== harbor ==
==> flow/design.v <==
module fir #(
    parameter TAPS = 32,
    parameter DECIMATION = 8,
    parameter DATA_SIZE = 32,
    parameter [TAPS*DATA_SIZE-1:0] GLOBAL_COEFF = '0,
    parameter UNROLL = 16
) (
    input   logic clock,
    input   logic reset,
    input   logic [DATA_SIZE-1:0] x_in,   
    output   logic x_rd_en,
    input  logic x_empty,
    output  logic y_wr_en,
    input   logic y_out_full,
    output  logic [DATA_SIZE-1:0] y_out 
);
typedef enum logic[2:0] {
    INIT, 
    COMPUTE, 
    WRITE
} state_t;
state_t state, next_state;
logic [0:TAPS-1] [DATA_SIZE-1:0] shift_reg;
logic [0:TAPS-1][DATA_SIZE-1:0] shift_reg_c;
logic [$clog2(DECIMATION)-1:0] decimation_counter, decimation_counter_c;
logic [$clog2(TAPS)-1:0] taps_counter, taps_counter_c;
logic [0:UNROLL-1][DATA_SIZE-1:0] tap_value, tap_value_c;
logic signed [0:UNROLL-1][DATA_SIZE-1:0] product, product_c;
logic [0:UNROLL-1][DATA_SIZE-1:0] y_sum, y_sum_c; 
logic last_cycle, last_cycle_c;
logic [$clog2(TAPS)-1:0] coefficient_counter, coefficient_counter_c;
logic [DATA_SIZE-1:0] total_sum;
logic [0:TAPS-1][DATA_SIZE-1:0] coeff;
assign coeff = GLOBAL_COEFF;
function logic signed [DATA_SIZE-1:0] DEQUANTIZE(logic signed [DATA_SIZE-1:0] val);
    if (val < 0) begin
        DEQUANTIZE = DATA_SIZE'(-(-val >>> 10));
    end else begin
        DEQUANTIZE = DATA_SIZE'(val >>> 10);
    end
endfunction
always_ff @(posedge clock or posedge reset) begin
    if (reset == 1'b1) begin
        state <= INIT;       
        product <= '0;
        last_cycle <= '0;
        coefficient_counter <= '0;
        taps_counter <= '0;        
        decimation_counter <= '0;       
        y_sum <= '0;
        tap_value <= '0;
        shift_reg <= '0;
    end else begin
        taps_counter <= taps_counter_c;
        coefficient_counter <= coefficient_counter_c;
        shift_reg <= shift_reg_c;
        state <= next_state;  
        y_sum <= y_sum_c;
        tap_value <= tap_value_c;
        product <= product_c;
        last_cycle <= last_cycle_c;        
        decimation_counter <= decimation_counter_c;
    end
end
always_comb begin
    next_state = state;
    x_rd_en = 1'b0;
    y_wr_en = 1'b0;
    decimation_counter_c = decimation_counter;
    shift_reg_c = shift_reg;
    taps_counter_c = taps_counter;
    y_sum_c = y_sum;
    tap_value_c = tap_value;
    product_c = product;
    last_cycle_c = last_cycle;
    coefficient_counter_c = coefficient_counter;
    total_sum = '0;
    y_out = '0;
    case(state)
        INIT: begin
            if (x_empty == 1'b0) begin
                x_rd_en = 1'b1;
                shift_reg_c[1:TAPS-1] = shift_reg[0:TAPS-2];
                shift_reg_c[0] = x_in;
                decimation_counter_c = decimation_counter + 1'b1;
                if (decimation_counter == DECIMATION - 1) begin
                    next_state = COMPUTE;
                    for (int i = 0; i < UNROLL; i++) begin
                        tap_value_c[i] = shift_reg_c[i];
                    end  
                    taps_counter_c = taps_counter + UNROLL;
                end else begin
                    next_state = INIT;
                end
            end
        end
        COMPUTE: begin
            if (last_cycle == 1'b0) begin
                for (int i = 0; i < UNROLL; i++) begin 
                    product_c[i] = $signed(tap_value[i]) * $signed(coeff[TAPS-coefficient_counter-i-1]);
                end
                if (taps_counter != UNROLL) begin
                    for (int i = 0; i < UNROLL; i++) begin
                        y_sum_c[i] = $signed(y_sum[i]) + DEQUANTIZE(product[i]);
                    end
                end
                taps_counter_c = taps_counter + UNROLL;
                coefficient_counter_c = coefficient_counter + UNROLL;
                for (int i = 0; i < UNROLL; i++)
                    tap_value_c[i] = shift_reg[taps_counter+i];
                if (taps_counter == 0) begin
                    last_cycle_c = 1'b1;
                end
            end else begin
                for (int i = 0; i < UNROLL; i++) begin
                    y_sum_c[i] = $signed(y_sum[i]) + DEQUANTIZE(product[i]);
                end  
                last_cycle_c = 1'b0;
                next_state = WRITE;
            end            
        end
        WRITE: begin
            if (y_out_full == 1'b0) begin
                y_wr_en = 1'b1;
                total_sum = '0;
                for (int i = 0; i < UNROLL; i++) begin
                    total_sum = $signed(total_sum) + $signed(y_sum[i]);
                end
                y_out = total_sum;
                taps_counter_c = '0;
                coefficient_counter_c = '0;
                decimation_counter_c = '0;
                y_sum_c = '0;
                next_state = INIT;
            end
        end
        default: begin
            next_state = INIT;
            x_rd_en = 1'bx;
            y_wr_en = 1'bx;
            y_out = 'x;
            decimation_counter_c = 'x;
            taps_counter_c = 'x;
            y_sum_c = 'x;
            shift_reg_c = 'x;
            product_c = 'x;
            last_cycle_c = 'x;
            coefficient_counter_c = 'x;
            tap_value_c = 'x;
        end
    endcase
end
endmodule
module fm_lpr_fir (
    input  logic        clock,
    input  logic        reset,
    input  logic [31:0] x_in,
    output logic        x_rd_en,
    input  logic        x_empty,
    output logic [31:0] y_out,
    input  logic        y_out_full,
    output logic        y_wr_en
);
localparam AUDIO_LPR_COEFF_TAPS = 32;
localparam [AUDIO_LPR_COEFF_TAPS*32-1:0] AUDIO_LPR_COEFFS = {
    32'hfffffffd, 32'hfffffffa, 32'hfffffff4, 32'hffffffed, 32'hffffffe5, 32'hffffffdf, 32'hffffffe2, 32'hfffffff3,
    32'h00000015, 32'h0000004e, 32'h0000009b, 32'h000000f9, 32'h0000015d, 32'h000001be, 32'h0000020e, 32'h00000243,
    32'h00000243, 32'h0000020e, 32'h000001be, 32'h0000015d, 32'h000000f9, 32'h0000009b, 32'h0000004e, 32'h00000015,
    32'hfffffff3, 32'hffffffe2, 32'hffffffdf, 32'hffffffe5, 32'hffffffed, 32'hfffffff4, 32'hfffffffa, 32'hfffffffd
};
fir #(
    .TAPS(AUDIO_LPR_COEFF_TAPS),
    .DECIMATION(8),
    .DATA_SIZE(32),
    .GLOBAL_COEFF(AUDIO_LPR_COEFFS),
    .UNROLL(4)
) fir_lpr_inst (
    .clock(clock),
    .reset(reset),
    .x_in(x_in),
    .x_rd_en(x_rd_en),
    .x_empty(x_empty),
    .y_out(y_out),
    .y_out_full(y_out_full),
    .y_wr_en(y_wr_en)
);
endmodule
export LEC_CHECK = 0
export CAP_MARGIN = 20
export CELL_PAD_IN_SITES_DETAIL_PLACEMENT = 1
export CORE_MARGIN = 10
export CORE_UTILIZATION = 16
export CTS_CLUSTER_SIZE = 68
export HOLD_SLACK_MARGIN = 0.23
export SLEW_MARGIN = 20
export TNS_END_PERCENT = 60
create_clock -name core_clock -period 7.6 [get_ports {clock}]
run.sh (not shown) runs the stock make flow with config.mk's settings and CLKGATE_MAP_FILE=.
| harbor | all stages done | FAIL | negative setup slack |
--- input diff harbor..sierra ---
# harbor
export LEC_CHECK = 0
export CAP_MARGIN = 20
export CELL_PAD_IN_SITES_DETAIL_PLACEMENT = 1
export CORE_MARGIN = 10
export CORE_UTILIZATION = 16
export CTS_CLUSTER_SIZE = 68
export HOLD_SLACK_MARGIN = 0.23
export SLEW_MARGIN = 20
export TNS_END_PERCENT = 60
create_clock -name core_clock -period 7.6 [get_ports {clock}]
# sierra
export LEC_CHECK = 0
export CAP_MARGIN = 20
export CORE_MARGIN = 2
export CORE_UTILIZATION = 70
export CTS_CLUSTER_SIZE = 15
export SLEW_MARGIN = 20
create_clock -name core_clock -period 7.76 [get_ports {clock}]
==> results <==
From harbor to sierra the numbers moved as follows: total detailed-routing wirelength lower, die area dropped 650,000 sq um.
Lower buffer-and-inverter tally for the worst setup path among sierra and harbor: sierra
Compared with harbor, sierra has extra setup slack.
harbor had finished all stages when the layout checks came back failing, citing negative setup slack.
Every stage of sierra finished as expected; the final checks, on the other hand, flagged negative setup slack, which means the layout fails.
Going from harbor to sierra, the cell area was found to have gone down by 7.8%.
Cell depth of the worst flop-to-flop path for sierra: about 7% down relative to harbor
Changes observed in sierra relative to harbor: reg-to-reg setup timing slack higher, footprint of the multi-input gates now sits lower.
The inputs of maple differ from those of sierra as listed below.
# sierra
export LEC_CHECK = 0
export CAP_MARGIN = 20
export CORE_MARGIN = 2
export CORE_UTILIZATION = 70
export CTS_CLUSTER_SIZE = 15
export SLEW_MARGIN = 20
create_clock -name core_clock -period 7.76 [get_ports {clock}]
# maple
export LEC_CHECK = 0
export CAP_MARGIN = 20
export CORE_MARGIN = 2
export CORE_UTILIZATION = 40
export SLEW_MARGIN = 20
create_clock -name core_clock -period 11.1 [get_ports {clock}]
Notes after the runs:
- sierra → maple: routed wire length now smaller; count of placed standard cells in the final layout, fillers left out now larger; final layout net count now smaller; worst reg2reg path depth now smaller.
- For sierra, the timing startpoint of the critical path was fir_lpr_inst.coefficient_counter[2]$_DFFE_PP0P_, unlike maple, where it was fir_lpr_inst.coefficient_counter[3]$_DFFE_PP0P_.
- maple: done, clean on timing, DRC and antenna
- Of maple and sierra, it is maple that has the lower placed standard-cell area.
- Re count of instances resized after the clock tree is built: sierra and maple aren't equal, and the higher value belongs to sierra.
- From sierra to maple the numbers moved as follows: number of multi-input combinational cells ~0 delta, sequential share of layout area +1.4 points.
Edits applied to the flow inputs when going from maple to juniper:
# maple
export LEC_CHECK = 0
export CAP_MARGIN = 20
export CORE_MARGIN = 2
export CORE_UTILIZATION = 40
export SLEW_MARGIN = 20
create_clock -name core_clock -period 11.1 [get_ports {clock}]
# juniper
export LEC_CHECK = 0
export CAP_MARGIN = 15
export CORE_MARGIN = 2
export CORE_UTILIZATION = 72
export CTS_CLUSTER_DIAMETER = 336
export CTS_CLUSTER_SIZE = 10
export SETUP_SLACK_MARGIN = 1.03
export SLEW_MARGIN = 20
create_clock -name core_clock -period 6.3 [get_ports {clock}]
==> results <==
[juniper] flow finished | final checks: failed | reasons: negative setup slack
juniper vs. maple: final critical delay including setup and external delays moved down; H-tree level count level; instance count after placement with tap cells included moved down; number of clock buffer instances in the layout moved down.
[compare] base=maple new=juniper: sequential share of layout area saw a decrease, amount of wire on met3 after detailed routing +about 140%.

## build 65
Starts from the design.v that is shown in full above.
Settings: LEC_CHECK=0, ABC_AREA=1, CAP_MARGIN=20, CELL_PAD_IN_SITES_DETAIL_PLACEMENT=2, CORE_MARGIN=2, CORE_UTILIZATION=25, CTS_CLUSTER_SIZE=98, GPL_ROUTABILITY_DRIVEN=1, PLACE_DENSITY=0.41, SLEW_MARGIN=20, TNS_END_PERCENT=30; clock period 7.57 ns.
Build 65: complete, dirty (setup timing)
Edits applied to the flow inputs when going from build 65 to build 26:
Settings: swapping 98 for 25 in CTS_CLUSTER_SIZE; clearing GPL_ROUTABILITY_DRIVEN, which used to be 1; clearing PLACE_DENSITY, which used to be 0.41; clearing ABC_AREA, which used to be 1; clearing TNS_END_PERCENT, which used to be 30; clearing CELL_PAD_IN_SITES_DETAIL_PLACEMENT, which used to be 2; swapping 25 for 68 in CORE_UTILIZATION; swapping 7.57 for 7.82 in the clock period (ns, I/O delays scaled along).
Results
- Build 26 completed end to end; final checks failed (setup timing).
- Diff build 65 -> build 26 | inserted tap cell count | down by more than half
- When build 26 is measured against build 65, its tally of filler cells in the layout turns out 45700 lower.
- Number of search-and-repair iterations in the first detailed-routing pass: build 26 vs build 65 up 1
- The cell row count reported for build 26 is smaller than that of build 65 by 105.
- Of build 26 and build 65, it is build 26 that has the higher sequential share of layout area.
- Across both runs, number of antenna violations at the first check in global routing was higher for build 26 than for build 65.
Inputs modified between build 26 and build 18:
Settings: CTS_CLUSTER_SIZE: 25 -> unset; CORE_UTILIZATION: 68 -> 40; the clock period (ns, I/O delays scaled along): 7.82 -> 12.0.
--- outcome ---
Build 18 did not stop at any stage, and its layout met the timing, design-rule and antenna checks.
Compared with build 26, in build 18 post-synthesis to final-layout area growth shrank by 5.3 points, global router's overall resource usage shrank by 18 points, clock input transition at the sequential cells of the worst setup and hold paths level.
Edits applied to the flow inputs when going from build 18 to build 72:
Settings: CORE_UTILIZATION now 70, was 40; CTS_CLUSTER_SIZE now 25, previously not set; SETUP_SLACK_MARGIN now -0.44, previously not set; the clock period (ns, I/O delays scaled along) now 6.82, was 12.0.
Notes after the runs:
Critical path depth ended up about 6% higher on build 72 than on build 18. Build 72 falls short of build 18 in worst setup slack. Build 72 vs. build 18: placed instance count went down by 879. Of build 18 and build 72, just one finished clean: build 18. To summarise build 72: no stage aborted, but the layout did not pass its checks, failing on setup timing. Re die size: build 18 and build 72 aren't equal, and the higher value belongs to build 18. Build 18 → build 72: slew at the pin with the worst max-slew slack picked up an extra 0.15 ns, via count of the first global-routing pass picked up an extra 13100.
[inputs] build 13 vs build 72
Settings: CAP_MARGIN changed from 20 to 15; CTS_CLUSTER_SIZE changed from 25 to 10; SETUP_SLACK_MARGIN removed (was -0.44); CORE_UTILIZATION changed from 70 to 72; CTS_CLUSTER_DIAMETER newly set to 49; the clock period (ns, I/O delays scaled along) changed from 6.82 to 6.3.
Results
Build 13 reports a lower floorplan die height than build 72 does.
Build 13 against build 72: fraction of area in clock buffers and inverters was more or less identical; mapped cell area was more or less identical; final area went up by 1.4%.
Build 13 ended with more critical path buffer and inverter count than build 72.
In build 13 relative to build 72, number of cells on the critical path had gone up by a little under 10%.
From build 72 to build 13 the numbers moved as follows: post-placement cell area increased by about 0.4% relative to the old numbers; final standard cell utilization of the core increased by 3.4 points relative to the old numbers; clock-buffer cell count decreased by 1.4% relative to the old numbers.
Every stage of build 13 finished as expected; the final checks, on the other hand, flagged setup timing, which means the layout fails.
In build 72 the implementation ran to completion but is not tape-out ready, as the final checks report setup timing.
### build 13 -> build 28
Settings: SETUP_SLACK_MARGIN now 0.18, previously not set; CTS_CLUSTER_SIZE no longer set, was 10; GPL_ROUTABILITY_DRIVEN now 0, previously not set; CTS_CLUSTER_DIAMETER no longer set, was 49; CELL_PAD_IN_SITES_DETAIL_PLACEMENT now 1, previously not set; CAP_MARGIN now 20, was 15; CORE_UTILIZATION now 40, was 72; the clock period (ns, I/O delays scaled along) now 12.0, was 6.3.
==> results <==
Build 28 ended with every stage complete and zero timing, DRC or antenna violations.
The count of buffers not belonging to the clock network in the layout number comes out lower for build 28 vs build 13.
Summary — instance area at placement, build 28 relative to build 13: lower, by 4.2%.
The count of placed standard cells including taps in build 28 is 1.05 times that in build 13.

job 3119:
Starts from the design.v that is shown in full above.
clock: 11.1 ns
lec_check: 0
cap_margin: 20
core_margin: 2
core_utilization: 40
setup_slack_margin: 2.96
slew_margin: 20
## Diff of input files: job 3201 against job 3119
- CTS_CLUSTER_DIAMETER now 381, previously not set
- MAX_ROUTING_LAYER now met4, previously not set
- CORE_UTILIZATION now 72, was 40
- SETUP_SLACK_MARGIN now -0.5, was 2.96
- PLACE_DENSITY_LB_ADDON now 0.0, previously not set
- the clock period (ns, I/O delays scaled along) now 7.32, was 11.1
[summary]
Relative to job 3119, number of cells on the critical path has decreased by 6 in job 3201.
Job 3119 → job 3201: number of clock buffers inserted by TritonCTS went down 17, worst-case setup margin in the final layout went down 3.71 ns.
Highest routing layer actually used = met4: job 3201; highest routing layer actually used = met5: job 3119
Delta (job 3201 minus job 3119): proportion of cell area occupied by registers held.
Compared with job 3119, global-route wire length before repair in job 3201 increased by a few percent.
When the final numbers for job 3119 and job 3201 were put side by side, the via count turned out to be greater in job 3201.
Job 3119: no failed stages, no open violations at the end
In job 3201 the implementation completed, yet the final layout does not meet the checks, the culprit being negative setup slack.
Against job 3119 as the reference, job 3201 delivers a lower post-layout minimum cycle time.
Changes in job 9393 relative to job 3201:
- CAP_MARGIN: 20 -> 0
- SETUP_SLACK_MARGIN: -0.5 -> 2.26
- PLACE_DENSITY_LB_ADDON: 0.0 -> unset
- CTS_CLUSTER_DIAMETER: 381 -> unset
- CTS_CLUSTER_SIZE: unset -> 49
- MAX_ROUTING_LAYER: met4 -> unset
- the clock period (ns, I/O delays scaled along): 7.32 -> 7.62
Results
- Taking job 3201 as the reference, in job 9393 cell depth of the worst flop-to-flop path up about 20%; count of routing violations after the opening detailed-route iteration now sits higher; largest stage delay on the critical path comparable.
- Compared with job 3201, in job 9393 sequential cell count ~0 delta, share of cell area taken by multi-input logic gates ~0 delta, final standard cell count with taps included and fillers excluded ~0 delta.
- The last element of the critical path comes out fir_lpr_inst.product[95]$_DFFE_PP0P_ in one run and fir_lpr_inst.product[25]$_DFFE_PP0P_ in the other, namely in job 3201 and job 9393 respectively.
- [job 9393] flow finished | final checks: failed | reasons: negative setup slack
- Delta (job 9393 minus job 3201): number of nets at the end of the flow neither gained nor lost much, data required time at the worst endpoint went up by 0.27 ns, initial antenna violation count now sits lower.
### job 9393 -> job 1742
- MAX_ROUTING_LAYER newly set to met4
- CAP_MARGIN changed from 0 to 20
- CTS_CLUSTER_DIAMETER newly set to 355
- SETUP_SLACK_MARGIN changed from 2.26 to 2.14
- CTS_CLUSTER_SIZE removed (was 49)
- PLACE_DENSITY_LB_ADDON newly set to 0.0
- the clock period (ns, I/O delays scaled along) changed from 7.62 to 7.32
Notes after the runs:
- The final report for job 1742 shows a completed flow and a layout that fails verification, specifically negative setup slack.
- Compared job 1742 against job 9393; sequential portion of the cell area within noise.
- Number of nets at floorplan came out exactly the same in job 9393 and job 1742.
- Going from job 9393 to job 1742, the utilization was found to have gone down by 0.36 points.
- On worst-case setup margin in the final layout, job 1742 does worse than job 9393.
- Clock skew | job 1742 above job 9393
- Of job 9393 and job 1742, the run reporting the lower hold slack was job 9393.
### job 1742 -> job 3700
- CTS_CLUSTER_DIAMETER now 133, was 355
- CAP_MARGIN now 35, was 20
- HOLD_SLACK_MARGIN now -0.04, previously not set
- SETUP_SLACK_MARGIN now -0.53, was 2.14
- PLACE_DENSITY_LB_ADDON no longer set, was 0.0
- the clock period (ns, I/O delays scaled along) now 7.08, was 7.32
Notes after the runs:
- Job 3700 completed end to end; final checks failed (negative setup slack).
- Compared with job 1742, job 3700 shows a higher fmax.
- The synthesized area was comparable across job 3700 and job 1742.
- Where final wirelength is concerned, job 1742 is better than job 3700.
- The run with more setup slack is job 3700; job 1742 has less.
- Row number of global-route vias before repair: job 3700 higher / job 1742 lower
- Job 3700 -> job 1742: number of vias per cell after detailed routing flat
